== exp/onyx ==
## lcd_top
module lcd_top(
  input clk,
  input rst,
  input PS2_CLK,
  input PS2_DATA,
  output [7:4] DB,
  output LCD_E,
  output LCD_RS,
  output LCD_RW,
  output [7:0] LED
  );
clock: 8.39 ns
lec_check: 0
cap_margin: 20
core_aspect_ratio: 0.71
core_margin: 2
core_utilization: 70
cts_cluster_size: 58
place_density_lb_addon: 0.0
setup_slack_margin: 2.38
slew_margin: 20
run.sh (not shown) runs the stock make flow with config.mk's settings and CLKGATE_MAP_FILE=.
exp/onyx has completed all stages; timing, DRC and antenna checks passed.
Edits applied to the flow inputs when going from exp/onyx to exp/fjord:
- CTS_CLUSTER_SIZE removed (was 58)
- PLACE_DENSITY_LB_ADDON changed from 0.0 to 0.01
- CORE_ASPECT_RATIO removed (was 0.71)
- SETUP_SLACK_MARGIN changed from 2.38 to 2.35
- the clock period (ns, I/O delays scaled along) changed from 8.39 to 8.19
### Flow results
exp/fjord: global-route usage 2.3 points above exp/onyx
exp/fjord reports a lower routability-driven placement congestion ratio than exp/onyx does.
Summary — non-clock buffer count in the final layout, exp/fjord relative to exp/onyx: higher, by 5.5%.
In terms of combinational power share, exp/fjord and exp/onyx differ only marginally.
Setup changes, exp/fjord to exp/willow
- putting CTS_CLUSTER_DIAMETER at 400 where nothing was set
- swapping 70 for 72 in CORE_UTILIZATION
- clearing PLACE_DENSITY_LB_ADDON, which used to be 0.01
- clearing SETUP_SLACK_MARGIN, which used to be 2.35
- putting ABC_AREA at 1 where nothing was set
Notes after the runs:
Result for exp/fjord and exp/willow: all clean. On exp/willow: maximum fanout along the worst path is 39 higher than what exp/fjord gave. exp/willow: via count normalized by instance count 1.3 below exp/fjord. Diff exp/fjord -> exp/willow: summed instance area of the synthesized netlist up about 6%, actual transition at the worst max-transition pin up 65 ps, sequential element share of the synthesized area down 3.5 points, slack of the critical path down 170 ps, power down about 2.4%. Diff exp/fjord -> exp/willow: routed wire length dropped 22 mm; count of routing violations after the opening detailed-route iteration now sits lower.

---

== the reference run ==
Starting RTL as in the previous note.
Design lcd_top, start of the top module:
module lcd_top(
  input clk,
  input rst,
  input PS2_CLK,
  input PS2_DATA,
  output [7:4] DB,
  output LCD_E,
  output LCD_RS,
  output LCD_RW,
  output [7:0] LED
  );
export LEC_CHECK = 0
export CAP_MARGIN = 20
export CORE_MARGIN = 2
export CORE_UTILIZATION = 66
export MAX_ROUTING_LAYER = met4
export SETUP_SLACK_MARGIN = 3.1
export SLEW_MARGIN = 20
create_clock -name core_clock -period 12.3 [get_ports {clk}]
Per the final summary, the reference run finished and its layout is clean on timing, DRC and antenna.
Setup changes, the reference run to the trial run
- SETUP_SLACK_MARGIN now 1.92, was 3.1
- ABC_AREA now 1, previously not set
- MAX_ROUTING_LAYER no longer set, was met4
- CORE_UTILIZATION now 72, was 66
- the clock period (ns, I/O delays scaled along) now 8.19, was 12.3
--- outcome ---
Out of the reference run and the trial run, the only run to close with the timing, design-rule and antenna checks passing was the reference run.
Taking the reference run as the reference, in the trial run count of placed standard cells in the final layout, fillers left out shows an increase of 1,008; utilization after layout shows an increase of 11 points; HPWL after detailed placement shows an increase of 13%.

---

Starting RTL as in the previous note.
## lcd_top
module lcd_top(
  input clk,
  input rst,
  input PS2_CLK,
  input PS2_DATA,
  output [7:4] DB,
  output LCD_E,
  output LCD_RS,
  output LCD_RW,
  output [7:0] LED
  );
  wire busy;
  wire cmd;
  wire en;
  wire [7:0] data;
  snaptest LD1 (
    .clk(clk),
    .rst(rst),
    .busy(busy),
	 .PS2_CLK(PS2_CLK),
	 .PS2_DATA(PS2_DATA),
    .cmd(cmd),
    .en(en),
    .data(data),
	 .LED(LED)
    );
  lcd_controller LC1 (
    .clk(clk),
    .rst(rst),
    .en(en),
    .cmd(cmd),
    .data(data),
    .DB(DB),
    .LCD_E(LCD_E),
    .LCD_RS(LCD_RS),
    .LCD_RW(LCD_RW),
    .busy(busy)
    );
endmodule
Settings: LEC_CHECK=0, ABC_AREA=0, CAP_MARGIN=20, CELL_PAD_IN_SITES_GLOBAL_PLACEMENT=2, CORE_ASPECT_RATIO=1.7, CORE_MARGIN=10, CORE_UTILIZATION=58, CTS_CLUSTER_DIAMETER=256, GPL_ROUTABILITY_DRIVEN=0, GPL_TIMING_DRIVEN=1, MAX_ROUTING_LAYER=met5, PLACE_DENSITY_LB_ADDON=0.03, SETUP_SLACK_MARGIN=4.47, SLEW_MARGIN=30, TNS_END_PERCENT=95; clock period 19.1 ns.
Edit:
ABC_AREA = 1   (was 0)
CELL_PAD_IN_SITES_GLOBAL_PLACEMENT = not set   (was 2)
CORE_ASPECT_RATIO = not set   (was 1.7)
CORE_MARGIN = 2   (was 10)
CORE_UTILIZATION = 72   (was 58)
CTS_CLUSTER_DIAMETER = 329   (was 256)
GPL_ROUTABILITY_DRIVEN = not set   (was 0)
MAX_ROUTING_LAYER = not set   (was met5)
SETUP_SLACK_MARGIN = 2.02   (was 4.47)
SLEW_MARGIN = 20   (was 30)
TNS_END_PERCENT = not set   (was 95)
clock period = 8.85 ns   (was 19.1 ns; I/O delays follow)
Outcome:
- sequential cell count is unchanged
- power went up by about 130%
- cell area went up by 10%
- wire length went up by about 43%
- count of clock-buffer cells in the layout went up by 5
- global-route usage went up by 16 points
- utilization went up by 19 points
- worst hold slack gets better by 0.0048 ns
- register-to-register slack gets worse by 4.5 ns

---

## red
Starting RTL as in the previous note.
clock: 8.32 ns
lec_check: 0
abc_area: 0
cap_margin: 20
core_margin: 2
core_utilization: 70
cts_cluster_size: 57
place_density_lb_addon: 0.0
setup_slack_margin: 2.18
slew_margin: 20
The final layout from red, which completed every stage, passed the timing, design-rule and antenna checks at the end of the flow.
Input changes introduced in blue (baseline for comparison: red):
Settings: removing CTS_CLUSTER_SIZE (formerly 57); changing ABC_AREA from 0 to 1; removing PLACE_DENSITY_LB_ADDON (formerly 0.0); changing CORE_UTILIZATION from 70 to 72; removing SETUP_SLACK_MARGIN (formerly 2.18); changing the clock period (ns, I/O delays scaled along) from 8.32 to 9.36.
### Flow results
Diff red and blue: non-clock buffer count lower in blue. Summary of blue over red: post-CTS setup buffer count shrank by 50; final critical-path setup slack now sits higher. Slowest library cell on the worst path: mux4_2 -> red, buf_4 -> blue. In the flow results for red and blue, the overall via count from detail_route is smaller on red. blue vs red: design area down slightly. Max synthesized-area fraction occupied by and/or/nand/nor cells across red and blue: blue. Core utilization: blue lower than red.
#### Input delta (green over blue)
Settings: a deleted ABC_AREA that had been 1; a change of CORE_UTILIZATION from 72 to 40; a change of the clock period (ns, I/O delays scaled along) from 9.36 to 14.7.
==> results <==
The flow did not stop early for green: all stages ran, and the layout cleared the timing, design-rule and antenna checks.
Clock-buffer cell count | green above blue
Going from blue to green, worst setup slack for register-to-register paths grew by 2.11 ns; overall power of the completed layout shrank by 35%; post-layout instance count excluding filler cells shrank by 585; hold slack held steady; multi-input combinational gate total shrank by about 37%.
Clock power share is lower on blue
Relative to green, the following input files were edited for orange:
Settings: swapping 20 for 25 in SLEW_MARGIN; putting CORE_ASPECT_RATIO at 0.65 where nothing was set; putting PLACE_DENSITY_LB_ADDON at 0.16 where nothing was set; swapping 14.7 for 20.0 in the clock period (ns, I/O delays scaled along).
Findings:
green has higher number of cells in the finished layout apart from fillers than orange. Proportion of power drawn by the clock network: lower on orange. Delta (orange minus green): combinational share of power about even; share of cell area taken by multi-input logic gates about even. Compared with green, orange shows worst setup slack higher by 1.84 ns. Post-placement worst setup slack on orange is ahead of green. Cmp green and orange / number of filler instances in the final layout / lower: orange. The lower arrival time at the worst endpoint of green and orange is in orange. Max met2 usage in global routing across green and orange: green. orange vs green: met3 wire length up by a little under 10%.
## Diff of input files: purple against orange
Settings: CORE_UTILIZATION changed from 40 to 70; CTS_CLUSTER_SIZE newly set to 17; CORE_ASPECT_RATIO removed (was 0.65); SLEW_MARGIN changed from 25 to 20; PLACE_DENSITY_LB_ADDON removed (was 0.16); the clock period (ns, I/O delays scaled along) changed from 20.0 to 8.39.
Reported for orange and purple, aoi/oai-family share of the synthesized area turned out identical to the last digit.
Run comparison: purple start-to-end type of the worst setup path reg -> reg; orange start-to-end type of the worst setup path in -> async
purple against orange: total power went up 150%, synthesized flop and latch total did not really move.
Power is estimated from default activity; no workload was simulated.
